**design/flow/design.v**
```verilog
module cordic(
    input signed [29:0] i_angle,
    input i_clk,
    input i_rst,
    input i_start,
    output signed [29:0] o_sin,
    output signed [29:0] o_cos,
    output o_done
);
localparam WD_EXT = 28;
localparam WD_INT = 62;
localparam START_VAL = 64'h26dd3b6a10d79a00;
localparam max_i = 8'd62;
reg signed [WD_INT+1:0] x;
reg signed [WD_INT+1:0] y; 
reg signed [WD_INT+1:0] z; 
reg signed [WD_INT+1:0] angle;
reg done;
assign o_done = done;
assign o_sin = y[(WD_INT+1):(WD_INT-WD_EXT)];
assign o_cos = x[(WD_INT+1):(WD_INT-WD_EXT)];
reg [7:0] i;
reg [7:0] state;
localparam 
    s_rst = 8'b0,
    s_work = 8'b1;
wire [WD_INT+1:0] atan [WD_INT:0];
assign atan[0] = 	63'h3243f6a8885a3000;
assign atan[1] = 	63'h1dac670561bb4f00;
assign atan[2] = 	63'hfadbafc96406e80;
assign atan[3] = 	63'h7f56ea6ab0bdb80;
assign atan[4] = 	63'h3feab76e59fbd40;
assign atan[5] = 	63'h1ffd55bba976250;
assign atan[6] = 	63'hfffaaadddb94d8;
assign atan[7] = 	63'h7fff5556eeea5c;
assign atan[8] = 	63'h3fffeaaab7776e;
assign atan[9] = 	63'h1ffffd5555bbbc;
assign atan[10] = 	63'hfffffaaaaadde;
assign atan[11] = 	63'h7fffff555556e;
assign atan[12] = 	63'h3fffffeaaaaaa;
assign atan[13] = 	63'h1ffffffd55554;
assign atan[14] = 	63'hfffffffaaaaa;
assign atan[15] = 	63'h7fffffff5554;
assign atan[16] = 	63'h3fffffffeaaa;
assign atan[17] = 	63'h1ffffffffd54;
assign atan[18] = 	63'hfffffffffaa;
assign atan[19] = 	63'h7fffffffff4;
assign atan[20] = 	63'h3fffffffffe;
assign atan[21] = 	63'h1fffffffffe;
assign atan[22] = 	63'hfffffffffe;
assign atan[23] = 	63'h7ffffffffe;
assign atan[24] = 	63'h3ffffffffe;
assign atan[25] = 	63'h1ffffffffe;
assign atan[26] = 	63'hffffffffe;
assign atan[27] = 	63'h800000000;
assign atan[28] = 	63'h400000000;
assign atan[29] = 	63'h200000000;
assign atan[30] = 	63'h100000000;
assign atan[31] = 	63'h80000000;
assign atan[32] = 	63'h40000000;
assign atan[33] = 	63'h20000000;
assign atan[34] = 	63'h10000000;
assign atan[35] = 	63'h8000000;
assign atan[36] = 	63'h4000000;
assign atan[37] = 	63'h2000000;
assign atan[38] = 	63'h1000000;
assign atan[39] = 	63'h800000;
assign atan[40] = 	63'h400000;
assign atan[41] = 	63'h200000;
assign atan[42] = 	63'h100000;
assign atan[43] = 	63'h80000;
assign atan[44] = 	63'h40000;
assign atan[45] = 	63'h20000;
assign atan[46] = 	63'h10000;
assign atan[47] = 	63'h8000;
assign atan[48] = 	63'h4000;
assign atan[49] = 	63'h2000;
assign atan[50] = 	63'h1000;
assign atan[51] = 	63'h800;
assign atan[52] = 	63'h400;
assign atan[53] = 	63'h200;
assign atan[54] = 	63'h100;
assign atan[55] = 	63'h80;
assign atan[56] = 	63'h40;
assign atan[57] = 	63'h20;
assign atan[58] = 	63'h10;
assign atan[59] = 	63'h8;
assign atan[60] = 	63'h4;
assign atan[61] = 	63'h2;
assign atan[62] = 	63'h1;
always @(posedge i_clk) begin
    if(i_rst) begin
        x <= 0;
        y <= 0;
        done <= 0;
        i <= 0;
        state <= s_rst;
    end
    else begin
        case (state)
            s_rst: begin
                if(i_start) begin
                    angle <= i_angle <<< (WD_INT-WD_EXT);
                    state <= s_work;
                    i <= 0;
                    x <= START_VAL;
                    y <= 0;
                    z <= 0;
                    done <= 0;
                end
            end
            s_work: begin
                if (z<=angle) begin
                    z <= z + atan[i];
                    x <= x - (y>>>i);
                    y <= y + (x>>>i);
                end
                else begin
                    z <= z - atan[i];
                    x <= x + (y>>>i);
                    y <= y - (x>>>i);
                end
                i <= i+1;
                if(i == max_i) begin
                    done <= 1'b1;
                    state <= s_rst;
                end
            end
        endcase
    end
end
endmodule
```
**design/flow/run.sh**
```bash
#!/bin/bash
# the make line also repeats each setting of config.mk as NAME=value (left out here)
make -C /OpenROAD-flow-scripts/flow DESIGN_CONFIG=/design/flow/config.mk WORK_HOME=/design/flow/orfs CLKGATE_MAP_FILE= finish
```
**design/flow/config.mk**
```make
export PLATFORM = sky130hd
export DESIGN_NAME = cordic
export DESIGN_NICKNAME = cordic
export VERILOG_FILES = /design/flow/design.v
export SDC_FILE = /design/flow/constraint.sdc
export NUM_CORES = 4
export LEC_CHECK = 0
export CAP_MARGIN = 20
export CORE_MARGIN = 2
export CORE_UTILIZATION = 72
export MAX_ROUTING_LAYER = met4
export PLACE_DENSITY_LB_ADDON = 0.0
export SETUP_SLACK_MARGIN = 2.57
export SLEW_MARGIN = 20
export TNS_END_PERCENT = 35
```
**design/flow/constraint.sdc**
```tcl
create_clock -name core_clock -period 8.68 [get_ports {i_clk}]
set_input_delay 1.7360 -clock core_clock [delete_from_list [all_inputs] [get_ports {i_clk}]]
set_output_delay 1.7360 -clock core_clock [all_outputs]
set_load 0.01 [all_outputs]
```
==> flow_metrics.py, run 1 <==
# Physical implementation metrics
metrics = {
    "outcome": {
        "status": "aborted with a tool error",
        "haltStage": "global routing",
        "error_line": "[ERROR GRT-0116] Global routing finished with congestion. Check the congestion regions in the DRC Viewer.",
    },
    "clock_network": {
        "htree_levels": 1,
        "cts_hold_buf": 0,
        "clk_path_buf_depth": 3,
        "cts_buffers": 28,
        "clock-root-buffer": "clkbuf_16",
        "cts_sinks": 233,
    },
    "grt": {
        "grt_usage": 0.8876,
        "gr-total-overflow": 1454,
    },
    "logic_synthesis": {
        "synthesis.nets": 4967,
        "synth_top_cell_by_count": "nor2_1",
        "synth_area_um2": 34570,
        "top_logic_kind": "AND-OR/OR-AND gates",
        "yosysWarningCount": 1,
        "syn_inst": 4699,
        "ys_seq_share": 0.1621,
        "simple_gate_area_frac": 0.2304,
        "ys.flops": 233,
        "ys_cells": 4699,
        "synth_area_per_cell_um2": 7.357,
        "edf_count": 94,
        "yosysChipArea_um2": 34570,
        "synth-async-reset-ratio": 0,
        "top_area_frac": 0.08397,
        "ys_types": 120,
        "aoi_share": 0.3042,
        "common_cells": "nor2_1 (534), nand2_1 (411), a21oi_1 (356), o21ai_0 (296), ha_1 (232)",
        "adder_share": 0.08571,
        "synthFlopType": "dfxtp_1",
        "top_cells_by_area": "ha_1 (8.4%), edfxtp_1 (8.2%), dfxtp_1 (8.0%)",
        "largest_area_cell": "ha_1",
        "ys_sh_mux": 0.06338,
        "ys_sh_xor": 0.08842,
    },
    "placed_design": {
        "place_area_um2": 36140,
        "place_congestion": 1.467,
        "dp_cells": 5202,
        "hpwl_um": 114200,
        "port_buffers": 93,
    },
    "floorplan": {
        "coreArea_um2": 47550,
        "die_w_um": 223.1,
        "die_area_um2": 49780,
        "fp_util": 0.7271,
        "io_pins": 94,
        "die_h_um": 223.1,
        "placementRows": 80,
    },
}
per-stage QoR:
stage | setup WS (ps) | power, W | hold WS [ps]
3_5_place_dp | 386.8 | 0.007267 | 480.6
4_1_cts | 1822 | 0.009499 | 495.4
3_3_place_gp | 628.7 | 0.007096 | 450.9
2_1_floorplan | 1808 | 0.005862 | 456.2
metal layers:
metal | track usage | GRT overflow
met5 | - | -
met4 | 0.9004 | 334
met3 | 0.7222 | 139
met2 | 1.049 | 867
met1 | 0.8537 | 114
repair_timing:
action                                 CTS
cloned                                  24
setup endpoints to repair              152
pin swaps                              205
endpoints found under the hold margin    0
gates resized                          575
buffers inserted                       257
==> run 2, diff against run 1 <==
Settings changed: CORE_ASPECT_RATIO from default to 1.75, CORE_UTILIZATION 72 to 58, MAX_ROUTING_LAYER met4 to default, PLACE_DENSITY_LB_ADDON 0.0 to default, SETUP_SLACK_MARGIN 2.57 to 1.69, TNS_END_PERCENT 35 to 5.
Clock period 8.68 ns to 9.11 ns, I/O delays scaled along.
==> run 2 against run 1 <==
The run again fails in global routing. Die size grew 24%. Synthesized area unchanged. Synthesized cell count stayed put.
==> flow_metrics.py, run 2 <==
# Physical implementation metrics
metrics = {
    "placed_design": {
        "place_congestion": 1.257,
        "hpwl_um": 141100,
        "port_buffers": 93,
    },
    "floorplan": {
        "fp_util": 0.5854,
        "coreArea_um2": 59060,
        "placementRows": 118,
        "die_h_um": 327.0,
        "die_w_um": 188.6,
        "io_pins": 94,
        "die_area_um2": 61650,
    },
    "logic_synthesis": {
        "ys_sh_xor": 0.08842,
        "synth_area_um2": 34570,
        "edf_count": 94,
        "common_cells": "nor2_1 (534), nand2_1 (411), a21oi_1 (356), o21ai_0 (296), ha_1 (232)",
        "synth-async-reset-ratio": 0,
        "ys.flops": 233,
        "ys_types": 120,
        "synth_area_per_cell_um2": 7.357,
        "ys_sh_mux": 0.06338,
        "yosysWarningCount": 1,
        "top_logic_kind": "AND-OR/OR-AND gates",
        "top_cells_by_area": "ha_1 (8.4%), edfxtp_1 (8.2%), dfxtp_1 (8.0%)",
        "syn_inst": 4699,
        "largest_area_cell": "ha_1",
        "yosysChipArea_um2": 34570,
        "synthFlopType": "dfxtp_1",
        "aoi_share": 0.3042,
        "synth_top_cell_by_count": "nor2_1",
        "adder_share": 0.08571,
        "ys_seq_share": 0.1621,
        "synthesis.nets": 4967,
        "simple_gate_area_frac": 0.2304,
        "ys_cells": 4699,
        "top_area_frac": 0.08397,
    },
    "clock_network": {
        "htree_levels": 1,
        "cts_buffers": 25,
        "cts_sinks": 233,
        "clock-root-buffer": "clkbuf_16",
        "cts_hold_buf": 0,
        "clk_path_buf_depth": 3,
    },
    "outcome": {
        "error_line": "[ERROR GRT-0116] Global routing finished with congestion. Check the congestion regions in the DRC Viewer.",
        "haltStage": "global routing",
        "status": "aborted with a tool error",
    },
    "grt": {
        "grt_usage": 0.7104,
        "gr-total-overflow": 537,
    },
}
run 2: stage by stage:
step	hold WS (ps)	setup WS [ps]	cell area, um2	cells
after floorplan	456.2	1702	34590	4699
after global placement	496.4	638.0	36900	5500
after detailed placement	513.8	438.9	36910	5501
after CTS	521.3	1686	39250	5604
run 2: per-layer routing:
metal / overflow / global-route usage
met2: 306 / 0.9338
met3: 8 / 0.4933
met4: 218 / 0.7208
met1: 2 / 0.6993
met5: 3 / 0.1884
run 2: timing repair:
action                                  CTS
resized                                 227
setup buffers                            47
endpoints found under the setup margin   97
pin swaps                                29
cloned                                   10
==> run 3, diff against run 2 <==
Settings changed: ABC_AREA from default to 1, CORE_ASPECT_RATIO 1.75 to default, CORE_UTILIZATION 58 to 72, CTS_CLUSTER_DIAMETER from default to 333, CTS_CLUSTER_SIZE from default to 96, SETUP_SLACK_MARGIN 1.69 to 0.55, TNS_END_PERCENT 5 to default.
Clock period 9.11 ns to 5.5 ns, I/O delays scaled along.
==> run 3 against run 2 <==
The flow stops in clock tree synthesis. Die size decreased by 11%. Synthesized cell count up 45%. Synthesized area grew 10%.
==> flow_metrics.py, run 3 <==
# Physical implementation metrics
metrics = {
    "floorplan": {
        "die_h_um": 233.9,
        "die_w_um": 233.9,
        "fp_util": 0.7259,
        "io_pins": 94,
        "placementRows": 84,
        "die_area_um2": 54730,
        "coreArea_um2": 52450,
    },
    "logic_synthesis": {
        "ys_sh_mux": 0.0002629,
        "top_cells_by_area": "nand2_1 (19%), nand3_1 (13%), a21oi_1 (7.8%)",
        "ys_cells": 6828,
        "synth_area_um2": 38070,
        "simple_gate_area_frac": 0.4264,
        "synthFlopType": "dfxtp_1",
        "aoi_share": 0.1837,
        "edf_count": 94,
        "top_logic_kind": "simple AND/OR/NAND/NOR gates",
        "synth-async-reset-ratio": 0,
        "yosysChipArea_um2": 38070,
        "ys_seq_share": 0.1472,
        "syn_inst": 6828,
        "top_area_frac": 0.1860,
        "synth_top_cell_by_count": "nand2_1",
        "ys_types": 74,
        "common_cells": "nand2_1 (1886), nand3_1 (1020), inv_1 (771), nor2_1 (606), a21oi_1 (597)",
        "synth_area_per_cell_um2": 5.576,
        "yosysWarningCount": 1,
        "ys.flops": 233,
        "ys_sh_xor": 0.04062,
        "largest_area_cell": "nand2_1",
        "synthesis.nets": 7096,
        "adder_share": 0.07783,
    },
    "outcome": {
        "error_line": "[ERROR DPL-0038] Utilization greater than 100%, impossible to legalize",
        "status": "aborted with a tool error",
        "haltStage": "clock tree synthesis",
    },
    "placed_design": {
        "port_buffers": 93,
        "place_congestion": 1.238,
        "hpwl_um": 149300,
        "place_ws_ps": -776.8,
    },
}
## run 3: through the flow
stage	hold slack (ps)	area [um2]	std cells
3_3_place_gp	438.2	48470	8580
3_5_place_dp	467.7	48470	8580
2_1_floorplan	454.7	38170	6828
==> run 4, diff against run 3 <==
Settings changed: ABC_AREA 1 to default, CELL_PAD_IN_SITES_DETAIL_PLACEMENT from default to 0, CORE_UTILIZATION 72 to 58, CTS_CLUSTER_DIAMETER 333 to default, CTS_CLUSTER_SIZE 96 to 58, MAX_ROUTING_LAYER from default to met4, SETUP_SLACK_MARGIN 0.55 to default, SLEW_MARGIN 20 to 40, TNS_END_PERCENT from default to 5.
Clock period 5.5 ns to 6.63 ns, I/O delays scaled along.
==> run 4 against run 3 <==
The flow stops in global routing. Synthesized cell count down 31%. Synthesized area down 9.2%. Die size up 12%.
==> flow_metrics.py, run 4 <==
# Physical implementation metrics
metrics = {
    "outcome": {
        "status": "aborted with a tool error",
        "haltStage": "global routing",
        "error_line": "[ERROR GRT-0116] Global routing finished with congestion. Check the congestion regions in the DRC Viewer.",
    },
    "logic_synthesis": {
        "syn_inst": 4699,
        "top_logic_kind": "AND-OR/OR-AND gates",
        "ys_sh_xor": 0.08842,
        "ys_types": 120,
        "simple_gate_area_frac": 0.2304,
        "yosysChipArea_um2": 34570,
        "ys_seq_share": 0.1621,
        "synthesis.nets": 4967,
        "synth-async-reset-ratio": 0,
        "top_cells_by_area": "ha_1 (8.4%), edfxtp_1 (8.2%), dfxtp_1 (8.0%)",
        "ys.flops": 233,
        "synth_area_um2": 34570,
        "aoi_share": 0.3042,
        "adder_share": 0.08571,
        "ys_cells": 4699,
        "common_cells": "nor2_1 (534), nand2_1 (411), a21oi_1 (356), o21ai_0 (296), ha_1 (232)",
        "yosysWarningCount": 1,
        "largest_area_cell": "ha_1",
        "synthFlopType": "dfxtp_1",
        "edf_count": 94,
        "top_area_frac": 0.08397,
        "synth_area_per_cell_um2": 7.357,
        "ys_sh_mux": 0.06338,
        "synth_top_cell_by_count": "nor2_1",
    },
    "floorplan": {
        "die_area_um2": 61570,
        "die_h_um": 248.1,
        "placementRows": 89,
        "coreArea_um2": 59020,
        "fp_util": 0.5857,
        "io_pins": 94,
        "die_w_um": 248.1,
    },
    "placed_design": {
        "hpwl_um": 132400,
        "port_buffers": 93,
        "place_congestion": 1.468,
        "place_area_um2": 46690,
        "place_ws_ps": -691.9,
    },
    "clock_network": {
        "clock-root-buffer": "clkbuf_16",
        "cts_sinks": 233,
        "clk_path_buf_depth": 3,
        "htree_levels": 1,
        "cts_hold_buf": 0,
        "cts_buffers": 30,
    },
    "grt": {
        "grt_usage": 0.6095,
        "gr-total-overflow": 9,
    },
}
==> run 4: repair_timing <==
item / in CTS
pin swaps: 88
gates resized: 222
gates cloned: 6
setup endpoints to repair: 69
setup buffers: 43
==> run 4: per-stage QoR <==
step | hold WS (ps) | cells
2_1_floorplan | 456.2 | 4699
4_1_cts | 511.3 | 6839
3_3_place_gp | 493.5 | 6735
3_5_place_dp | 502.7 | 6736
==> run 4: layer usage <==
metal	track usage	overflow
met1	0.6166	0
met2	0.8296	3
met4	0.5168	4
met5	-	-
met3	0.3657	2
==> run 5, diff against run 4 <==
Settings changed: CELL_PAD_IN_SITES_DETAIL_PLACEMENT 0 to default, CORE_UTILIZATION 58 to 65, CTS_CLUSTER_SIZE 58 to default, SLEW_MARGIN 40 to 20, TNS_END_PERCENT 5 to default.
Clock period 6.63 ns to 7.1 ns, I/O delays scaled along.
==> run 5 against run 4 <==
The run again fails in global routing. Synthesized area is the same. Synthesized cell count is the same. Die size shrank 11%.
==> flow_metrics.py, run 5 <==
# Physical implementation metrics
metrics = {
    "placed_design": {
        "place_area_um2": 41830,
        "port_buffers": 93,
        "place_congestion": 1.531,
        "place_ws_ps": -208.5,
        "hpwl_um": 118900,
    },
    "logic_synthesis": {
        "edf_count": 94,
        "largest_area_cell": "ha_1",
        "yosysChipArea_um2": 34570,
        "synth_area_per_cell_um2": 7.357,
        "top_cells_by_area": "ha_1 (8.4%), edfxtp_1 (8.2%), dfxtp_1 (8.0%)",
        "yosysWarningCount": 1,
        "adder_share": 0.08571,
        "ys.flops": 233,
        "simple_gate_area_frac": 0.2304,
        "ys_sh_mux": 0.06338,
        "synth_area_um2": 34570,
        "synth_top_cell_by_count": "nor2_1",
        "ys_seq_share": 0.1621,
        "synthesis.nets": 4967,
        "synth-async-reset-ratio": 0,
        "common_cells": "nor2_1 (534), nand2_1 (411), a21oi_1 (356), o21ai_0 (296), ha_1 (232)",
        "synthFlopType": "dfxtp_1",
        "aoi_share": 0.3042,
        "top_logic_kind": "AND-OR/OR-AND gates",
        "ys_sh_xor": 0.08842,
        "ys_types": 120,
        "ys_cells": 4699,
        "syn_inst": 4699,
        "top_area_frac": 0.08397,
    },
    "clock_network": {
        "htree_levels": 1,
        "cts_sinks": 233,
        "cts_hold_buf": 0,
        "clock-root-buffer": "clkbuf_16",
        "clk_path_buf_depth": 3,
        "cts_buffers": 30,
    },
    "floorplan": {
        "fp_util": 0.6578,
        "die_w_um": 234.6,
        "coreArea_um2": 52550,
        "die_h_um": 234.6,
        "placementRows": 84,
        "io_pins": 94,
        "die_area_um2": 55040,
    },
    "grt": {
        "gr-total-overflow": 5,
        "grt_usage": 0.6434,
    },
    "outcome": {
        "error_line": "[ERROR GRT-0232] Routing congestion too high. Check the congestion heatmap in the GUI.",
        "haltStage": "global routing",
        "status": "aborted with a tool error",
    },
}
[run 5: timing repair]
action / in CTS
endpoints found under the setup margin: 25
pin swaps: 4
buffers inserted: 6
endpoints found under the hold margin: 0
gates resized: 31
cloned: 1
[run 5: per-stage QoR]
step / utilization / cells / power (W) / setup TNS (ps)
CTS: 0.8195 / 6119 / 0.01225 / -126.0
detailed placement: 0.7960 / 6056 / 0.01048 / -966.6
global placement: 0.7959 / 6056 / 0.01029 / -95.26
floorplan: - / 4699 / 0.007072 / -73.04
[run 5: layer usage]
layer,GRT usage,GRT overflow
met2,0.8439,3
met1,0.6562,0
met5,-,-
met4,0.5399,2
met3,0.4219,0
==> run 6, diff against run 5 <==
Settings changed: CORE_UTILIZATION 65 to 58, CTS_CLUSTER_DIAMETER from default to 344, CTS_CLUSTER_SIZE from default to 28, MAX_ROUTING_LAYER met4 to default, TNS_END_PERCENT from default to 5.
Clock period 7.1 ns to 6.64 ns, I/O delays scaled along.
==> run 6 against run 5 <==
The run again fails in global routing. Die size up 12%. Synthesized area unchanged. Synthesized cell count unchanged.
==> flow_metrics.py, run 6 <==
# Physical implementation metrics
metrics = {
    "placed_design": {
        "place_congestion": 1.484,
        "port_buffers": 93,
        "hpwl_um": 132700,
        "dp_cells": 6772,
    },
    "floorplan": {
        "die_h_um": 248.1,
        "die_area_um2": 61570,
        "fp_util": 0.5857,
        "die_w_um": 248.1,
        "placementRows": 89,
        "io_pins": 94,
        "coreArea_um2": 59020,
    },
    "clock_network": {
        "cts_sinks": 233,
        "htree_levels": 1,
        "clk_path_buf_depth": 3,
        "cts_buffers": 12,
        "clock-root-buffer": "clkbuf_16",
    },
    "logic_synthesis": {
        "synth_area_per_cell_um2": 7.357,
        "syn_inst": 4699,
        "synthFlopType": "dfxtp_1",
        "simple_gate_area_frac": 0.2304,
        "adder_share": 0.08571,
        "synth-async-reset-ratio": 0,
        "largest_area_cell": "ha_1",
        "aoi_share": 0.3042,
        "top_cells_by_area": "ha_1 (8.4%), edfxtp_1 (8.2%), dfxtp_1 (8.0%)",
        "yosysChipArea_um2": 34570,
        "synth_area_um2": 34570,
        "top_area_frac": 0.08397,
        "ys_sh_xor": 0.08842,
        "ys.flops": 233,
        "synthesis.nets": 4967,
        "common_cells": "nor2_1 (534), nand2_1 (411), a21oi_1 (356), o21ai_0 (296), ha_1 (232)",
        "ys_cells": 4699,
        "yosysWarningCount": 1,
        "ys_sh_mux": 0.06338,
        "ys_seq_share": 0.1621,
        "top_logic_kind": "AND-OR/OR-AND gates",
        "ys_types": 120,
        "synth_top_cell_by_count": "nor2_1",
        "edf_count": 94,
    },
    "grt": {
        "grt_usage": 0.5924,
        "gr-total-overflow": 3,
    },
    "outcome": {
        "error_line": "[ERROR GRT-0232] Routing congestion too high. Check the congestion heatmap in the GUI.",
        "status": "aborted with a tool error",
        "haltStage": "global routing",
    },
}
==> run 6: per-layer routing <==
layer,overflow,GRT usage
met1,0,0.6243
met2,1,0.8257
met3,0,0.3591
met4,2,0.4779
met5,0,0.1860
==> run 6: stage by stage <==
step	hold WS [ps]	setup slack [ps]	cell area [um2]
after floorplan	456.2	-279.2	34790
after global placement	503.1	-550.1	46920
after detailed placement	508.5	-717.1	46920
after CTS	521.5	-327.1	48260
==> run 6: repair_timing <==
item / in CTS
gates resized: 172
pin swaps: 49
gates cloned: 2
hold buffers: 0
buffers inserted: 23
endpoints found under the setup margin: 70
endpoints found under the hold margin: 0
==> run 7, diff against run 6 <==
Settings changed: CORE_ASPECT_RATIO from default to 0.78, CORE_MARGIN 2 to 7, CTS_CLUSTER_DIAMETER 344 to 358, CTS_CLUSTER_SIZE 28 to 88, MIN_ROUTING_LAYER from default to met2, SETUP_SLACK_MARGIN from default to 1.5, SLEW_MARGIN 20 to 25, TNS_END_PERCENT 5 to 70.
Clock period 6.64 ns to 11.0 ns, I/O delays scaled along.
==> run 7 against run 6 <==
Synthesized cell count did not move. Synthesized area did not move. The run again fails in global routing. Die size rose by 8.3%.
==> flow_metrics.py, run 7 <==
# Physical implementation metrics
metrics = {
    "logic_synthesis": {
        "edf_count": 94,
        "ys_cells": 4699,
        "ys_seq_share": 0.1621,
        "simple_gate_area_frac": 0.2304,
        "synthesis.nets": 4967,
        "top_cells_by_area": "ha_1 (8.4%), edfxtp_1 (8.2%), dfxtp_1 (8.0%)",
        "top_logic_kind": "AND-OR/OR-AND gates",
        "common_cells": "nor2_1 (534), nand2_1 (411), a21oi_1 (356), o21ai_0 (296), ha_1 (232)",
        "aoi_share": 0.3042,
        "yosysChipArea_um2": 34570,
        "yosysWarningCount": 1,
        "synth-async-reset-ratio": 0,
        "largest_area_cell": "ha_1",
        "ys_sh_xor": 0.08842,
        "synth_area_per_cell_um2": 7.357,
        "ys_sh_mux": 0.06338,
        "ys.flops": 233,
        "synth_top_cell_by_count": "nor2_1",
        "synth_area_um2": 34570,
        "syn_inst": 4699,
        "ys_types": 120,
        "top_area_frac": 0.08397,
        "adder_share": 0.08571,
        "synthFlopType": "dfxtp_1",
    },
    "grt": {
        "gr-total-overflow": 1728,
        "grt_usage": 0.8598,
    },
    "placed_design": {
        "port_buffers": 93,
        "dp_cells": 5318,
        "place_congestion": 1.394,
        "hpwl_um": 128700,
    },
    "outcome": {
        "status": "aborted with a tool error",
        "haltStage": "global routing",
        "error_line": "[ERROR GRT-0116] Global routing finished with congestion. Check the congestion regions in the DRC Viewer.",
    },
    "clock_network": {
        "clock-root-buffer": "clkbuf_16",
        "clk_path_buf_depth": 3,
        "cts_sinks": 233,
        "htree_levels": 1,
        "cts_buffers": 6,
    },
    "floorplan": {
        "die_w_um": 290.4,
        "coreArea_um2": 58560,
        "fp_util": 0.5904,
        "die_area_um2": 66690,
        "die_h_um": 229.6,
        "io_pins": 94,
        "placementRows": 78,
    },
}
run 7: repair_timing:
item,in CTS
setup endpoints to repair,6
gates resized,4
hold buffers,0
setup buffers,0
hold endpoints to repair,0
gates cloned,0
run 7: stage by stage:
stage               hold WS [ps]  setup WS (ps)  cell area (um2)    util
CTS                        539.9           1546            35800  0.6114
global placement           489.8           1475            35580  0.6076
detailed placement         503.3           1387            35580  0.6076
floorplan                  456.2           3260            34570       -
run 7: routing by layer:
layer | overflow | global-route usage
met1 | - | -
met3 | 1391 | 1.034
met2 | 99 | 0.8397
met5 | 148 | 0.8427
met4 | 90 | 0.6331
==> run 8, diff against run 7 <==
Settings changed: CELL_PAD_IN_SITES_DETAIL_PLACEMENT from default to 2, CELL_PAD_IN_SITES_GLOBAL_PLACEMENT from default to 3, CORE_ASPECT_RATIO 0.78 to 1.98, CORE_UTILIZATION 58 to 62, CTS_CLUSTER_DIAMETER 358 to 71, CTS_CLUSTER_SIZE 88 to 34, GPL_ROUTABILITY_DRIVEN from default to 1, GPL_TIMING_DRIVEN from default to 0, HOLD_SLACK_MARGIN from default to 0.22, MAX_ROUTING_LAYER from default to met4, SETUP_SLACK_MARGIN 1.5 to default, SLEW_MARGIN 25 to 20, TNS_END_PERCENT 70 to 50.
Clock period 11.0 ns to 8.16 ns, I/O delays scaled along.
==> run 8 against run 7 <==
The flow stops in global placement without I/O. Die size is 5.6% lower. Synthesized cell count stayed put. Synthesized area stayed put.
==> flow_metrics.py, run 8 <==
# Physical implementation metrics
metrics = {
    "logic_synthesis": {
        "synthesis.nets": 4967,
        "top_logic_kind": "AND-OR/OR-AND gates",
        "synthFlopType": "dfxtp_1",
        "top_cells_by_area": "ha_1 (8.4%), edfxtp_1 (8.2%), dfxtp_1 (8.0%)",
        "aoi_share": 0.3042,
        "simple_gate_area_frac": 0.2304,
        "top_area_frac": 0.08397,
        "edf_count": 94,
        "largest_area_cell": "ha_1",
        "common_cells": "nor2_1 (534), nand2_1 (411), a21oi_1 (356), o21ai_0 (296), ha_1 (232)",
        "syn_inst": 4699,
        "ys_sh_mux": 0.06338,
        "synth-async-reset-ratio": 0,
        "synth_area_per_cell_um2": 7.357,
        "ys_cells": 4699,
        "ys_sh_xor": 0.08842,
        "yosysWarningCount": 1,
        "adder_share": 0.08571,
        "ys_seq_share": 0.1621,
        "synth_area_um2": 34570,
        "ys.flops": 233,
        "synth_top_cell_by_count": "nor2_1",
        "ys_types": 120,
        "yosysChipArea_um2": 34570,
    },
    "floorplan": {
        "die_w_um": 181.8,
        "die_area_um2": 62950,
        "coreArea_um2": 55110,
        "fp_util": 0.6273,
        "placementRows": 121,
        "die_h_um": 346.3,
    },
    "outcome": {
        "haltStage": "global placement without I/O",
        "error_line": "[ERROR GPL-0301] Utilization 141.521 % exceeds 100%.",
        "status": "aborted with a tool error",
    },
}
==> run 9, diff against run 8 <==
Settings changed: CELL_PAD_IN_SITES_DETAIL_PLACEMENT 2 to default, CELL_PAD_IN_SITES_GLOBAL_PLACEMENT 3 to default, CORE_ASPECT_RATIO 1.98 to default, CORE_MARGIN 7 to 2, CORE_UTILIZATION 62 to 16, CTS_CLUSTER_DIAMETER 71 to default, CTS_CLUSTER_SIZE 34 to default, GPL_ROUTABILITY_DRIVEN 1 to default, GPL_TIMING_DRIVEN 0 to default, HOLD_SLACK_MARGIN 0.22 to default, MAX_ROUTING_LAYER met4 to default, MIN_ROUTING_LAYER met2 to default, TNS_END_PERCENT 50 to default.
Clock period 8.16 ns to 11.2 ns, I/O delays scaled along.
==> run 9 against run 8 <==
The run now finishes clean. Synthesized area stayed put. Synthesized cell count unchanged. Die size grew to 3.5 times the previous value.
==> flow_metrics.py, run 9 <==
# Physical implementation metrics
metrics = {
    "sta": {
        "setup_violations": 0,
        "worst_slew_pin_slew_ps": 1238,
        "hold_violations": 0,
        "relSlewSlack": 0.1656,
        "skew_ps": 17.43,
        "layout_min_cycle_time_ps": 9570,
        "slew_violations": 0,
        "post-route-period-util": 0.8545,
        "max_freq_mhz": 104.5,
        "tns_ps": 0,
        "rsz0062_at_grt": "no",
    },
    "power": {
        "powerComb_w": 0.00476,
        "p_seq_w": 0.00120,
        "maxPowerGroup": "combinational cells",
        "powerDensity_nw_per_um2": 181.6,
        "switching_share": 0.5096,
        "p_seq_frac": 0.167,
        "p_clk_w": 0.00123,
        "comb_power_share": 0.662,
        "switchingPower_w": 0.003662,
        "p_int_w": 0.003525,
        "power_leakage_nw": 15.33,
        "ir_drop_mv": 0.1052,
        "totalPowerFinal_w": 0.007187,
        "p_clk_frac": 0.172,
    },
    "clock_network": {
        "clock-root-buffer": "clkbuf_16",
        "postCtsSetupBuffers": 0,
        "clk_path_buf_depth": 3,
        "cts_hold_buf": 0,
        "htree_levels": 2,
        "tritoncts": "done",
        "clock_latency_ps": 620,
        "cts_sinks": 233,
        "clk_pin_slew_ps": 60,
        "cts_resized": 0,
        "cts_buffers": 36,
    },
    "critical_path": {
        "cp_slowest_cell": "o31ai_1",
        "cp_top_family": "AND-OR/OR-AND gates",
        "crit_end": "x[61]$_SDFFE_PP0P_",
        "critical_path_arrival_ps": 10090,
        "crit_cells": 25,
        "crit_fanout": 32,
        "startpoint_type": "flip-flop",
        "critPathMostFrequentCell": "o21ai_0",
        "reg2reg_from": "i[1]$_SDFFE_PP0P_",
        "path_buffers": 1,
        "r2r_end": "x[61]$_SDFFE_PP0P_",
        "end_kind": "flip-flop",
        "r2r_cells": 25,
        "critPathKind": "reg -> reg",
        "crit_path_max_incr_delay_ps": 990,
        "crit_start": "i[1]$_SDFFE_PP0P_",
        "worstPathRequired_ps": 11720,
        "reg2reg_slack_ps": 1630,
    },
    "routing": {
        "vias_per_cell": 5.259,
        "vias": 39340,
        "drcViolationCount": 0,
        "ant_nets": 0,
        "routedWlPerCell_um": 25.90,
        "firstDrtPassIters": 7,
        "drtIter0Drc": 4544,
        "wl_um": 193700,
    },
    "logic_synthesis": {
        "synth_area_per_cell_um2": 7.357,
        "syn_inst": 4699,
        "largest_area_cell": "ha_1",
        "ys_cells": 4699,
        "top_cells_by_area": "ha_1 (8.4%), edfxtp_1 (8.2%), dfxtp_1 (8.0%)",
        "edf_count": 94,
        "ys_types": 120,
        "synth-async-reset-ratio": 0,
        "synthesis.nets": 4967,
        "ys.flops": 233,
        "simple_gate_area_frac": 0.2304,
        "common_cells": "nor2_1 (534), nand2_1 (411), a21oi_1 (356), o21ai_0 (296), ha_1 (232)",
        "yosysWarningCount": 1,
        "yosysChipArea_um2": 34570,
        "ys_sh_mux": 0.06338,
        "synth_top_cell_by_count": "nor2_1",
        "top_logic_kind": "AND-OR/OR-AND gates",
        "top_area_frac": 0.08397,
        "synthFlopType": "dfxtp_1",
        "aoi_share": 0.3042,
        "synth_area_um2": 34570,
        "ys_sh_xor": 0.08842,
        "adder_share": 0.08571,
        "ys_seq_share": 0.1621,
    },
    "outcome": {
        "status": "timing/DRC/antenna clean",
    },
    "floorplan": {
        "coreArea_um2": 214600,
        "placementRows": 170,
        "die_h_um": 468.8,
        "fp_util": 0.1611,
        "io_pins": 94,
        "die_w_um": 468.8,
        "die_area_um2": 219800,
    },
    "grt": {
        "antenna_found_initial": 10,
        "first_global_vias": 37060,
        "grt_usage": 0.1687,
        "grt_max_degree": 79,
        "gr-total-overflow": 0,
        "grt_pass1_wl_um": 273400,
    },
    "job": {
        "maxCapViolations": 0,
        "warnings": 35,
    },
    "placed_design": {
        "port_buffers": 93,
        "place_congestion": 1.102,
        "hpwl_um": 151900,
        "place_area_um2": 38310,
    },
    "layout": {
        "nets": 4880,
        "fin_area_um2": 39580,
        "area_growth_pct": 14.48,
    },
    "worst_hold_path": {
        "hp-class": "reg -> reg",
        "worst_hold_path.endpoint": "done$_SDFFE_PP0P_",
        "hp-start": "done$_SDFFE_PP0P_",
        "hold_depth": 2,
    },
}
==> run 9: per-stage QoR <==
stage          instances  setup slack [ps]  hold slack [ps]  utilization
3_3_place_gp        7410              1953            456.1       0.1785
6_report            7480              1630            491.9       0.1844
5_1_grt             7478              1131            541.0       0.1844
4_1_cts             7477              1903            501.6       0.1843
2_1_floorplan       4699              3460            456.2            -
3_5_place_dp        7411              1941            484.5       0.1785
==> run 9: metal layers <==
metal / up-vias / track usage / wire (um)
met5: - / 0 / 112
met4: 14 / 0.08989 / 12090
met3: 512 / 0.03278 / 16970
met2: 2137 / 0.2661 / 85250
met1: 19270 / 0.2160 / 79290
li1: 17410 / - / -
==> run 9: final cells by class <==
type / instances / area [um2]
Fill cell: 24140 / 175000
Clock buffer: 41 / 939.7
Antenna cell: 2 / 5.005
Sequential cell: 233 / 5622
Inverter: 118 / 442.9
Timing Repair Buffer: 219 / 1897
Multi-Input combinational cell: 4004 / 26820
Tap cell: 2838 / 3551
Clock inverter: 25 / 299.0
==> run 10, diff against run 9 <==
Settings changed: ABC_AREA from default to 1, CELL_PAD_IN_SITES_GLOBAL_PLACEMENT from default to 0, CORE_UTILIZATION 16 to 52, CTS_CLUSTER_DIAMETER from default to 64, PLACE_DENSITY from default to 0.4, SETUP_SLACK_MARGIN from default to -0.45, SLEW_MARGIN 20 to 30.
Clock period 11.2 ns to 15.4 ns, I/O delays scaled along.
==> run 10 against run 9 <==
Still clean. Core utilization is 37 points higher. Critical path depth up 7. Maximum frequency increased by 12%. Die size shrank 66%. Sequential power shrank 29%. Largest cell class unchanged.
==> flow_metrics.py, run 10 <==
# Physical implementation metrics
metrics = {
    "clock_network": {
        "cts_hold_buf": 0,
        "clock-root-buffer": "clkbuf_16",
        "htree_levels": 2,
        "postCtsSetupBuffers": 0,
        "tritoncts": "done",
        "cts_resized": 0,
        "clk_path_buf_depth": 3,
        "cts_sinks": 233,
        "clk_pin_slew_ps": 60,
        "cts_buffers": 40,
        "clock_latency_ps": 610,
    },
    "power": {
        "p_int_w": 0.002385,
        "p_seq_w": 0.000847,
        "p_clk_frac": 0.163,
        "powerComb_w": 0.00377,
        "p_clk_w": 0.000898,
        "ir_drop_mv": 0.1061,
        "comb_power_share": 0.684,
        "maxPowerGroup": "combinational cells",
        "switchingPower_w": 0.003132,
        "power_leakage_nw": 20.74,
        "powerDensity_nw_per_um2": 137.2,
        "switching_share": 0.5676,
        "p_seq_frac": 0.154,
    },
    "logic_synthesis": {
        "edf_count": 94,
        "largest_area_cell": "nand2_1",
        "ys_seq_share": 0.1472,
        "synthesis.nets": 7096,
        "aoi_share": 0.1837,
        "yosysWarningCount": 1,
        "top_area_frac": 0.1860,
        "yosysChipArea_um2": 38070,
        "adder_share": 0.07783,
        "simple_gate_area_frac": 0.4264,
        "synthFlopType": "dfxtp_1",
        "ys_types": 74,
        "ys_sh_xor": 0.04062,
        "ys_cells": 6828,
        "synth_area_per_cell_um2": 5.576,
        "syn_inst": 6828,
        "common_cells": "nand2_1 (1886), nand3_1 (1020), inv_1 (771), nor2_1 (606), a21oi_1 (597)",
        "synth-async-reset-ratio": 0,
        "top_cells_by_area": "nand2_1 (19%), nand3_1 (13%), a21oi_1 (7.8%)",
        "ys_sh_mux": 0.0002629,
        "ys.flops": 233,
        "synth_top_cell_by_count": "nand2_1",
        "top_logic_kind": "simple AND/OR/NAND/NOR gates",
        "synth_area_um2": 38070,
    },
    "grt": {
        "first_global_vias": 42120,
        "grt_pass1_wl_um": 247700,
        "grt_max_degree": 120,
        "grt_usage": 0.4238,
        "gr-total-overflow": 0,
        "antenna_found_initial": 2,
    },
    "routing": {
        "drcViolationCount": 0,
        "vias_per_cell": 6.138,
        "vias": 46950,
        "wl_um": 166700,
        "ant_nets": 0,
        "firstDrtPassIters": 8,
        "diodes": 0,
        "routedWlPerCell_um": 21.79,
        "drtIter0Drc": 6232,
    },
    "critical_path": {
        "cp_top_family": "simple AND/OR/NAND/NOR gates",
        "critPathMostFrequentCell": "nand2_1",
        "cp_slowest_cell": "clkinv_2",
        "crit_cells": 32,
        "crit_path_max_incr_delay_ps": 750,
        "critical_path_arrival_ps": 8890,
        "reg2reg_from": "i[1]$_SDFFE_PP0P_",
        "reg2reg_slack_ps": 6870,
        "startpoint_type": "flip-flop",
        "crit_end": "z[47]$_SDFFCE_PN0P_",
        "worstPathRequired_ps": 15770,
        "crit_start": "i[1]$_SDFFE_PP0P_",
        "path_buffers": 5,
        "r2r_end": "z[47]$_SDFFCE_PN0P_",
        "r2r_cells": 32,
        "critPathKind": "reg -> reg",
        "crit_fanout": 70,
        "end_kind": "flip-flop",
    },
    "placed_design": {
        "place_area_um2": 38900,
        "place_ws_ps": 7227,
        "port_buffers": 93,
        "hpwl_um": 131500,
        "place_congestion": 1.057,
    },
    "worst_hold_path": {
        "hp-class": "reg -> reg",
        "hold_depth": 2,
        "hp-start": "y[0]$_SDFFE_PP0P_",
        "worst_hold_path.endpoint": "y[0]$_SDFFE_PP0P_",
    },
    "layout": {
        "nets": 6928,
        "mi_logic_area_um2": 27820,
        "fin_area_um2": 40200,
        "area_growth_pct": 5.607,
        "seq_area_um2": 5624,
        "post-route-util": 0.5529,
        "fill_cells": 7728,
    },
    "outcome": {
        "status": "timing/DRC/antenna clean",
    },
    "sta": {
        "worst_slew_pin_slew_ps": 1185,
        "rsz0062_at_grt": "no",
        "slew_violations": 0,
        "layout_min_cycle_time_ps": 8526,
        "setup_violations": 0,
        "hold_violations": 0,
        "skew_ps": 17.53,
        "post-route-period-util": 0.5537,
        "relSlewSlack": 0.2036,
        "max_freq_mhz": 117.3,
        "layout_setup_ws_ps": 6874,
        "tns_ps": 0,
    },
    "floorplan": {
        "io_pins": 94,
        "die_h_um": 274.6,
        "die_area_um2": 75390,
        "fp_util": 0.5236,
        "placementRows": 99,
        "coreArea_um2": 72710,
        "die_w_um": 274.6,
    },
    "job": {
        "warnings": 39,
        "maxCapViolations": 0,
    },
}
-- run 10: metrics by stage --
step / std cells / total power (W) / hold slack [ps]
floorplan: 6828 / 0.003410 / 454.7
global placement: 7576 / 0.004439 / 471.5
detailed placement: 7576 / 0.004467 / 480.0
CTS: 7648 / 0.005378 / 487.4
global route: 7649 / 0.005909 / 517.9
finish: 7649 / 0.005517 / 486.0
-- run 10: cell type report --
type / instances / area share
Inverter: 798 / 0.07481
Sequential cell: 233 / 0.1399
Tap cell: 959 / 0.02984
Clock buffer: 53 / 0.02735
Timing Repair Buffer: 138 / 0.03209
Multi-Input combinational cell: 5449 / 0.6920
Clock inverter: 19 / 0.004015
-- run 10: routing by layer --
| layer | wire (um) | track usage | vias up |
|---|---|---|---|
| li1 | - | - | 22380 |
| met4 | 9839 | 0.2097 | 4 |
| met3 | 19110 | 0.08449 | 489 |
| met1 | 69340 | 0.5805 | 21250 |
| met5 | 28 | 0 | - |
| met2 | 68360 | 0.6315 | 2829 |
==> run 11, diff against run 10 <==
Settings changed: ABC_AREA 1 to default, CELL_PAD_IN_SITES_DETAIL_PLACEMENT from default to 0, CELL_PAD_IN_SITES_GLOBAL_PLACEMENT 0 to default, CORE_UTILIZATION 52 to 70, CTS_CLUSTER_DIAMETER 64 to default, CTS_CLUSTER_SIZE from default to 58, MAX_ROUTING_LAYER from default to met4, PLACE_DENSITY 0.4 to default, PLACE_DENSITY_LB_ADDON from default to 0.01, SETUP_SLACK_MARGIN -0.45 to default.
Clock period 15.4 ns to 7.31 ns, I/O delays scaled along.
==> run 11 against run 10 <==
The flow now stops in global routing. Die size decreased by 32%. Synthesized cell count decreased by 31%. Synthesized area decreased by 9.2%.
==> flow_metrics.py, run 11 <==
# Physical implementation metrics
metrics = {
    "grt": {
        "grt_usage": 0.6439,
        "gr-total-overflow": 8,
    },
    "outcome": {
        "error_line": "[ERROR GRT-0116] Global routing finished with congestion. Check the congestion regions in the DRC Viewer.",
        "status": "aborted with a tool error",
        "haltStage": "global routing",
    },
    "logic_synthesis": {
        "common_cells": "nor2_1 (534), nand2_1 (411), a21oi_1 (356), o21ai_0 (296), ha_1 (232)",
        "top_cells_by_area": "ha_1 (8.4%), edfxtp_1 (8.2%), dfxtp_1 (8.0%)",
        "synth-async-reset-ratio": 0,
        "ys_sh_mux": 0.06338,
        "yosysWarningCount": 1,
        "ys_seq_share": 0.1621,
        "ys_sh_xor": 0.08842,
        "synth_area_per_cell_um2": 7.357,
        "top_area_frac": 0.08397,
        "simple_gate_area_frac": 0.2304,
        "yosysChipArea_um2": 34570,
        "top_logic_kind": "AND-OR/OR-AND gates",
        "largest_area_cell": "ha_1",
        "edf_count": 94,
        "synthesis.nets": 4967,
        "ys_cells": 4699,
        "synth_top_cell_by_count": "nor2_1",
        "adder_share": 0.08571,
        "ys.flops": 233,
        "aoi_share": 0.3042,
        "synthFlopType": "dfxtp_1",
        "ys_types": 120,
        "synth_area_um2": 34570,
        "syn_inst": 4699,
    },
    "floorplan": {
        "die_w_um": 226.2,
        "fp_util": 0.7077,
        "placementRows": 81,
        "io_pins": 94,
        "die_h_um": 226.2,
        "die_area_um2": 51180,
        "coreArea_um2": 48850,
    },
    "placed_design": {
        "dp_cells": 5724,
        "place_area_um2": 39420,
        "place_ws_ps": -139.5,
        "hpwl_um": 112300,
        "port_buffers": 93,
        "place_congestion": 1.623,
    },
    "clock_network": {
        "clock-root-buffer": "clkbuf_16",
        "htree_levels": 1,
        "cts_sinks": 233,
        "clk_path_buf_depth": 3,
        "cts_buffers": 29,
    },
}
run 11: repair_timing:
item / 4_1_cts
gates cloned: 0
hold buffers: 0
pin swaps: 5
resized: 14
buffers inserted: 4
endpoints found under the setup margin: 15
run 11: layer usage:
layer | GRT overflow | track usage
met2 | 3 | 0.8426
met5 | - | -
met1 | 0 | 0.6506
met4 | 4 | 0.5794
met3 | 1 | 0.4113
run 11: stage by stage:
stage | hold slack, ps | TNS (ps)
detailed placement | 474.9 | -447.9
global placement | 448.3 | -75.83
floorplan | 456.2 | 0
CTS | 490.5 | -76.07
==> run 12, diff against run 11 <==
Settings changed: CELL_PAD_IN_SITES_DETAIL_PLACEMENT 0 to 1, CORE_ASPECT_RATIO from default to 1.98, CORE_MARGIN 2 to 7, CORE_UTILIZATION 70 to 17, CTS_CLUSTER_SIZE 58 to 100, GPL_ROUTABILITY_DRIVEN from default to 0, PLACE_DENSITY_LB_ADDON 0.01 to 0.24, SLEW_MARGIN 30 to 20, TNS_END_PERCENT from default to 50.
Clock period 7.31 ns to 14.1 ns, I/O delays scaled along.
==> run 12 against run 11 <==
Now clean on timing, DRC and antenna. Synthesized area unchanged. Die size rose to 4.2 times the previous value. Synthesized cell count unchanged.
==> flow_metrics.py, run 12 <==
# Physical implementation metrics
metrics = {
    "routing": {
        "drtIter0Drc": 3766,
        "wl_um": 229300,
        "vias_per_cell": 5.457,
        "ant_nets": 0,
        "routedWlPerCell_um": 31.31,
        "vias": 39980,
        "drcViolationCount": 0,
        "firstDrtPassIters": 7,
    },
    "power": {
        "switching_share": 0.5414,
        "comb_power_share": 0.703,
        "maxPowerGroup": "combinational cells",
        "p_seq_frac": 0.163,
        "p_seq_w": 0.000935,
        "p_int_w": 0.002630,
        "p_clk_w": 0.000768,
        "power_leakage_nw": 15.14,
        "powerComb_w": 0.00403,
        "switchingPower_w": 0.003106,
        "ir_drop_mv": 0.1001,
        "powerDensity_nw_per_um2": 146.3,
        "p_clk_frac": 0.134,
    },
    "placed_design": {
        "port_buffers": 93,
        "hpwl_um": 171700,
        "place_ws_ps": 3903,
    },
    "logic_synthesis": {
        "yosysWarningCount": 1,
        "edf_count": 94,
        "ys_sh_xor": 0.08842,
        "yosysChipArea_um2": 34570,
        "synth-async-reset-ratio": 0,
        "top_area_frac": 0.08397,
        "syn_inst": 4699,
        "common_cells": "nor2_1 (534), nand2_1 (411), a21oi_1 (356), o21ai_0 (296), ha_1 (232)",
        "synth_area_per_cell_um2": 7.357,
        "largest_area_cell": "ha_1",
        "ys_types": 120,
        "ys_seq_share": 0.1621,
        "synthFlopType": "dfxtp_1",
        "simple_gate_area_frac": 0.2304,
        "aoi_share": 0.3042,
        "adder_share": 0.08571,
        "synth_top_cell_by_count": "nor2_1",
        "synthesis.nets": 4967,
        "ys_cells": 4699,
        "ys_sh_mux": 0.06338,
        "top_cells_by_area": "ha_1 (8.4%), edfxtp_1 (8.2%), dfxtp_1 (8.0%)",
        "top_logic_kind": "AND-OR/OR-AND gates",
        "synth_area_um2": 34570,
        "ys.flops": 233,
    },
    "clock_network": {
        "clk_path_buf_depth": 3,
        "tritoncts": "done",
        "clock_latency_ps": 700,
        "cts_sinks": 233,
        "cts_buffers": 26,
        "clk_pin_slew_ps": 70,
        "clock-root-buffer": "clkbuf_16",
        "cts_resized": 0,
        "htree_levels": 1,
        "postCtsSetupBuffers": 0,
        "cts_hold_buf": 0,
    },
    "critical_path": {
        "cp_slowest_cell": "o21ai_0",
        "reg2reg_from": "i[2]$_SDFFE_PP0P_",
        "critPathKind": "reg -> reg",
        "end_kind": "flip-flop",
        "path_buffers": 3,
        "r2r_cells": 30,
        "crit_cells": 30,
        "crit_start": "i[2]$_SDFFE_PP0P_",
        "startpoint_type": "flip-flop",
        "critical_path_arrival_ps": 11670,
        "crit_end": "x[63]$_SDFFE_PP0P_",
        "worstPathRequired_ps": 14650,
        "cp_top_family": "simple AND/OR/NAND/NOR gates",
        "r2r_end": "x[63]$_SDFFE_PP0P_",
        "reg2reg_slack_ps": 2980,
        "crit_fanout": 48,
        "crit_path_max_incr_delay_ps": 800,
    },
    "sta": {
        "post-route-period-util": 0.7887,
        "setup_violations": 0,
        "slew_violations": 0,
        "relSlewSlack": 0.08504,
        "max_freq_mhz": 89.92,
        "worst_slew_pin_slew_ps": 1372,
        "rsz0062_at_grt": "no",
        "tns_ps": 0,
        "hold_violations": 0,
        "skew_ps": 37.77,
        "layout_min_cycle_time_ps": 11120,
        "layout_setup_ws_ps": 2979,
    },
    "grt": {
        "gr-total-overflow": 0,
        "grt_max_degree": 96,
        "antenna_found_initial": 22,
        "first_global_vias": 41140,
        "grt_usage": 0.2104,
        "grt_pass1_wl_um": 319800,
    },
    "worst_hold_path": {
        "hold_depth": 2,
        "hp-start": "x[0]$_SDFFE_PP0P_",
        "worst_hold_path.endpoint": "x[0]$_SDFFE_PP0P_",
        "hp-class": "reg -> reg",
    },
    "floorplan": {
        "die_area_um2": 216900,
        "die_h_um": 648.5,
        "io_pins": 94,
        "fp_util": 0.1714,
        "die_w_um": 334.5,
        "coreArea_um2": 201700,
        "placementRows": 232,
    },
    "layout": {
        "nets": 4865,
        "fill_cells": 24300,
        "area_growth_pct": 13.44,
    },
    "job": {
        "warnings": 35,
        "maxCapViolations": 0,
    },
    "outcome": {
        "status": "timing/DRC/antenna clean",
    },
}
run 12: area by class of cell:
cell class | instances | area [um2] | area share
Multi-Input combinational cell | 4004 | 27020 | 0.6891
Sequential cell | 233 | 5622 | 0.1433
Tap cell | 2691 | 3367 | 0.08586
Timing Repair Buffer | 214 | 1881 | 0.04795
Clock buffer | 34 | 710.7 | 0.01812
Inverter | 118 | 442.9 | 0.01129
Clock inverter | 9 | 113.9 | 0.002903
Antenna cell | 22 | 55.05 | 0.001404
run 12: per-layer routing:
metal | vias up | share of wire | track usage
met4 | 0 | 0.11 | 0.1797
met3 | 1067 | 0.077 | 0.05905
met1 | 19530 | 0.32 | 0.1897
met5 | - | 0 | -
li1 | 17350 | - | -
met2 | 2025 | 0.49 | 0.3645
run 12: per-stage QoR:
| step | std cells | cell area (um2) | hold WS [ps] | power [W] | utilization |
|---|---|---|---|---|---|
| final | 7325 | 39220 | 538.3 | 0.005736 | 0.1944 |
| after global routing | 7322 | 39210 | 575.4 | 0.006059 | 0.1944 |
| after CTS | 7291 | 38890 | 544.0 | 0.005605 | 0.1928 |
| after detailed placement | 7248 | 38060 | 528.7 | 0.004798 | 0.1887 |
| after global placement | 7244 | 38010 | 509.6 | 0.004765 | 0.1884 |
| after floorplan | 4699 | 34570 | 456.2 | 0.003556 | - |
==> run 13, diff against run 12 <==
Settings changed: CELL_PAD_IN_SITES_DETAIL_PLACEMENT 1 to default, CORE_ASPECT_RATIO 1.98 to 1.63, CORE_MARGIN 7 to 2, CORE_UTILIZATION 17 to 60, CTS_CLUSTER_DIAMETER from default to 272, CTS_CLUSTER_SIZE 100 to 98, GPL_ROUTABILITY_DRIVEN 0 to default, HOLD_SLACK_MARGIN from default to 0.28, MAX_ROUTING_LAYER met4 to default, PLACE_DENSITY from default to 0.35, PLACE_DENSITY_LB_ADDON 0.24 to default, TNS_END_PERCENT 50 to 10.
Clock period 14.1 ns to 11.0 ns, I/O delays scaled along.
==> run 13 against run 12 <==
Die size fell by 73%. The flow now stops in global routing. Synthesized area did not move. Synthesized cell count did not move.
==> flow_metrics.py, run 13 <==
# Physical implementation metrics
metrics = {
    "logic_synthesis": {
        "synth_area_um2": 34570,
        "simple_gate_area_frac": 0.2304,
        "ys_sh_mux": 0.06338,
        "synthFlopType": "dfxtp_1",
        "edf_count": 94,
        "common_cells": "nor2_1 (534), nand2_1 (411), a21oi_1 (356), o21ai_0 (296), ha_1 (232)",
        "aoi_share": 0.3042,
        "synth_top_cell_by_count": "nor2_1",
        "ys_types": 120,
        "ys_seq_share": 0.1621,
        "yosysWarningCount": 1,
        "syn_inst": 4699,
        "synthesis.nets": 4967,
        "adder_share": 0.08571,
        "top_logic_kind": "AND-OR/OR-AND gates",
        "top_area_frac": 0.08397,
        "yosysChipArea_um2": 34570,
        "largest_area_cell": "ha_1",
        "synth_area_per_cell_um2": 7.357,
        "synth-async-reset-ratio": 0,
        "ys.flops": 233,
        "top_cells_by_area": "ha_1 (8.4%), edfxtp_1 (8.2%), dfxtp_1 (8.0%)",
        "ys_cells": 4699,
        "ys_sh_xor": 0.08842,
    },
    "clock_network": {
        "cts_sinks": 233,
        "clock-root-buffer": "clkbuf_16",
        "cts_hold_buf": 0,
        "postCtsSetupBuffers": 0,
        "cts_buffers": 6,
        "cts_resized": 0,
        "clk_path_buf_depth": 3,
        "htree_levels": 1,
    },
    "floorplan": {
        "io_pins": 94,
        "die_w_um": 192.0,
        "coreArea_um2": 57170,
        "fp_util": 0.6046,
        "die_h_um": 310.5,
        "die_area_um2": 59610,
        "placementRows": 112,
    },
    "grt": {
        "gr-total-overflow": 31,
        "grt_usage": 0.6170,
    },
    "outcome": {
        "status": "aborted with a tool error",
        "error_line": "[ERROR GRT-0116] Global routing finished with congestion. Check the congestion regions in the DRC Viewer.",
        "haltStage": "global routing",
    },
    "placed_design": {
        "place_ws_ps": 1571,
        "hpwl_um": 131400,
        "place_area_um2": 35580,
        "port_buffers": 93,
        "place_congestion": 1.245,
    },
}
run 13: metal layers:
| metal | GRT usage | GRT overflow |
|---|---|---|
| met1 | 0.6209 | 1 |
| met2 | 0.8699 | 9 |
| met3 | 0.3299 | 0 |
| met4 | 0.6299 | 21 |
| met5 | 0.1204 | 0 |
run 13: through the flow:
stage | util | total power (W) | instances | hold slack, ps
after CTS | 0.6259 | 0.006176 | 5307 | 515.9
after global placement | 0.6223 | 0.005637 | 5299 | 456.0
after detailed placement | 0.6223 | 0.005746 | 5299 | 456.4
after floorplan | - | 0.004558 | 4699 | 456.2
==> run 14, diff against run 13 <==
Settings changed: CORE_ASPECT_RATIO 1.63 to 0.78, CORE_MARGIN 2 to 7, CORE_UTILIZATION 60 to 58, CTS_CLUSTER_DIAMETER 272 to 225, CTS_CLUSTER_SIZE 98 to 88, HOLD_SLACK_MARGIN 0.28 to default, MIN_ROUTING_LAYER from default to met2, PLACE_DENSITY 0.35 to default, SETUP_SLACK_MARGIN from default to 1.5, SLEW_MARGIN 20 to 25, TNS_END_PERCENT 10 to 70.
Clock period 11.0 ns to 12.0 ns, I/O delays scaled along.
==> run 14 against run 13 <==
The run again fails in global routing. Synthesized cell count unchanged. Synthesized area is the same. Die size increased by 12%.
==> flow_metrics.py, run 14 <==
# Physical implementation metrics
metrics = {
    "clock_network": {
        "cts_sinks": 233,
        "cts_resized": 0,
        "clock-root-buffer": "clkbuf_16",
        "cts_hold_buf": 0,
        "postCtsSetupBuffers": 0,
        "htree_levels": 1,
        "cts_buffers": 7,
        "clk_path_buf_depth": 3,
    },
    "grt": {
        "grt_usage": 0.8756,
        "gr-total-overflow": 1815,
    },
    "floorplan": {
        "die_w_um": 290.4,
        "placementRows": 78,
        "coreArea_um2": 58560,
        "die_h_um": 229.6,
        "io_pins": 94,
        "fp_util": 0.5904,
        "die_area_um2": 66690,
    },
    "logic_synthesis": {
        "top_area_frac": 0.08397,
        "yosysWarningCount": 1,
        "ys_types": 120,
        "top_logic_kind": "AND-OR/OR-AND gates",
        "synth_top_cell_by_count": "nor2_1",
        "largest_area_cell": "ha_1",
        "syn_inst": 4699,
        "top_cells_by_area": "ha_1 (8.4%), edfxtp_1 (8.2%), dfxtp_1 (8.0%)",
        "ys.flops": 233,
        "common_cells": "nor2_1 (534), nand2_1 (411), a21oi_1 (356), o21ai_0 (296), ha_1 (232)",
        "synth_area_um2": 34570,
        "simple_gate_area_frac": 0.2304,
        "aoi_share": 0.3042,
        "synthFlopType": "dfxtp_1",
        "ys_sh_xor": 0.08842,
        "synth_area_per_cell_um2": 7.357,
        "ys_sh_mux": 0.06338,
        "synthesis.nets": 4967,
        "ys_cells": 4699,
        "ys_seq_share": 0.1621,
        "adder_share": 0.08571,
        "yosysChipArea_um2": 34570,
        "edf_count": 94,
        "synth-async-reset-ratio": 0,
    },
    "placed_design": {
        "port_buffers": 93,
        "hpwl_um": 128600,
        "place_congestion": 1.416,
        "place_area_um2": 35510,
    },
    "outcome": {
        "haltStage": "global routing",
        "status": "aborted with a tool error",
        "error_line": "[ERROR GRT-0116] Global routing finished with congestion. Check the congestion regions in the DRC Viewer.",
    },
}
-- run 14: metrics by stage --
stage	setup slack, ps	std cells
2_1_floorplan	4260	4699
3_3_place_gp	1903	5305
3_5_place_dp	2045	5306
4_1_cts	2038	5315
-- run 14: per-layer routing --
layer / track usage / GRT overflow
met1: - / -
met2: 0.8485 / 135
met3: 1.041 / 1427
met4: 0.6807 / 124
met5: 0.8390 / 129
==> run 15, diff against run 14 <==
Settings changed: CORE_ASPECT_RATIO 0.78 to default, CORE_MARGIN 7 to 2, CORE_UTILIZATION 58 to 40, CTS_CLUSTER_DIAMETER 225 to default, CTS_CLUSTER_SIZE 88 to default, MIN_ROUTING_LAYER met2 to default, SETUP_SLACK_MARGIN 1.5 to 1.26, SLEW_MARGIN 25 to 20, TNS_END_PERCENT 70 to default.
Clock period 12.0 ns to 10.4 ns, I/O delays scaled along.
==> run 15 against run 14 <==
The run now finishes clean. Synthesized area did not move. Synthesized cell count unchanged. Die size increased by 33%.
==> flow_metrics.py, run 15 <==
# Physical implementation metrics
metrics = {
    "sta": {
        "setup_violations": 0,
        "rsz0062_at_grt": "no",
        "relSlewSlack": 0.02790,
        "layout_setup_ws_ps": 1370,
        "tns_ps": 0,
        "skew_ps": 23.64,
        "layout_min_cycle_time_ps": 9030,
        "hold_violations": 0,
        "post-route-period-util": 0.8683,
        "max_freq_mhz": 110.7,
        "worst_slew_pin_slew_ps": 1451,
        "slew_violations": 0,
        "hold_ws_ps": 527.2,
    },
    "logic_synthesis": {
        "synthFlopType": "dfxtp_1",
        "yosysChipArea_um2": 34570,
        "edf_count": 94,
        "yosysWarningCount": 1,
        "synth_area_um2": 34570,
        "synthesis.nets": 4967,
        "top_cells_by_area": "ha_1 (8.4%), edfxtp_1 (8.2%), dfxtp_1 (8.0%)",
        "ys.flops": 233,
        "simple_gate_area_frac": 0.2304,
        "synth-async-reset-ratio": 0,
        "ys_sh_xor": 0.08842,
        "common_cells": "nor2_1 (534), nand2_1 (411), a21oi_1 (356), o21ai_0 (296), ha_1 (232)",
        "ys_cells": 4699,
        "syn_inst": 4699,
        "aoi_share": 0.3042,
        "top_logic_kind": "AND-OR/OR-AND gates",
        "ys_sh_mux": 0.06338,
        "adder_share": 0.08571,
        "largest_area_cell": "ha_1",
        "synth_top_cell_by_count": "nor2_1",
        "ys_types": 120,
        "ys_seq_share": 0.1621,
        "top_area_frac": 0.08397,
        "synth_area_per_cell_um2": 7.357,
    },
    "worst_hold_path": {
        "hp-start": "x[31]$_SDFFE_PP0P_",
        "worst_hold_path.endpoint": "x[31]$_SDFFE_PP0P_",
        "hp-class": "reg -> reg",
        "hold_depth": 2,
    },
    "floorplan": {
        "fp_util": 0.4047,
        "die_h_um": 298.0,
        "io_pins": 94,
        "coreArea_um2": 85410,
        "placementRows": 107,
        "die_area_um2": 88790,
        "die_w_um": 298.0,
    },
    "critical_path": {
        "cp_top_family": "AND-OR/OR-AND gates",
        "startpoint_type": "flip-flop",
        "critPathKind": "reg -> reg",
        "r2r_end": "y[56]$_SDFFE_PP0P_",
        "crit_end": "y[56]$_SDFFE_PP0P_",
        "critical_path_arrival_ps": 9510,
        "path_buffers": 1,
        "r2r_cells": 26,
        "crit_fanout": 37,
        "cp_slowest_cell": "a31oi_1",
        "crit_cells": 26,
        "reg2reg_from": "i[7]$_SDFFE_PP0P_",
        "worstPathRequired_ps": 10880,
        "crit_start": "i[7]$_SDFFE_PP0P_",
        "reg2reg_slack_ps": 1370,
        "crit_path_max_incr_delay_ps": 1190,
        "end_kind": "flip-flop",
    },
    "grt": {
        "antenna_found_initial": 6,
        "first_global_vias": 36880,
        "gr-total-overflow": 0,
        "grt_max_degree": 70,
        "grt_pass1_wl_um": 264800,
        "grt_usage": 0.4033,
    },
    "layout": {
        "seq_area_um2": 5628,
        "area_growth_pct": 10.50,
        "mi_logic_area_um2": 26950,
        "nets": 4952,
        "fill_cells": 8936,
    },
    "power": {
        "p_clk_w": 0.00125,
        "ir_drop_mv": 0.2157,
        "powerDensity_nw_per_um2": 199.0,
        "p_seq_frac": 0.166,
        "comb_power_share": 0.670,
        "maxPowerGroup": "combinational cells",
        "totalPowerFinal_w": 0.007602,
        "p_int_w": 0.003812,
        "switchingPower_w": 0.003790,
        "p_clk_frac": 0.165,
        "powerComb_w": 0.00509,
        "power_leakage_nw": 15.70,
        "switching_share": 0.4986,
        "p_seq_w": 0.00126,
    },
    "clock_network": {
        "cts_buffers": 34,
        "tritoncts": "done",
        "cts_sinks": 233,
        "htree_levels": 2,
        "clock-root-buffer": "clkbuf_16",
        "clk_pin_slew_ps": 60,
        "clock_latency_ps": 600,
        "clk_path_buf_depth": 3,
    },
    "placed_design": {
        "place_congestion": 1.075,
        "port_buffers": 93,
        "place_ws_ps": 852.6,
        "hpwl_um": 146000,
    },
    "routing": {
        "vias_per_cell": 6.663,
        "routedWlPerCell_um": 31.96,
        "drtIter0Drc": 4422,
        "drcViolationCount": 0,
        "ant_nets": 0,
        "firstDrtPassIters": 9,
        "wl_um": 187100,
        "vias": 39010,
    },
    "outcome": {
        "status": "timing/DRC/antenna clean",
    },
    "job": {
        "warnings": 35,
        "maxCapViolations": 0,
    },
}
[run 15: layout make-up]
cell class | instances | area share
Multi-Input combinational cell | 4004 | 0.7054
Sequential cell | 233 | 0.1473
Timing Repair Buffer | 293 | 0.06728
Tap cell | 1144 | 0.03747
Clock buffer | 51 | 0.02800
Inverter | 118 | 0.01169
Clock inverter | 10 | 0.002719
Antenna cell | 2 | 0.0001310
[run 15: layer usage]
metal / wire length (um) / share of wire / GRT usage
met5: 60 / 0.00032 / 0
met4: 15450 / 0.083 / 0.2808
met3: 16330 / 0.087 / 0.09203
met2: 82140 / 0.44 / 0.6347
met1: 73130 / 0.39 / 0.4866
[run 15: metrics by stage]
step,instances,util,instance area [um2]
4_1_cts,5847,0.4450,38010
5_1_grt,5853,0.4472,38200
3_5_place_dp,5784,0.4309,36800
2_1_floorplan,4699,-,34570
3_3_place_gp,5783,0.4306,36780
6_report,5855,0.4472,38200
[run 15: timing repair]
action / in CTS / in global routing
endpoints found under the setup margin: 11 / 40
hold buffers: 0 / 0
buffers inserted: 2 / 6
gates resized: 3 / 20
Power figures rest on the tool's default switching activity, not on a simulated workload.
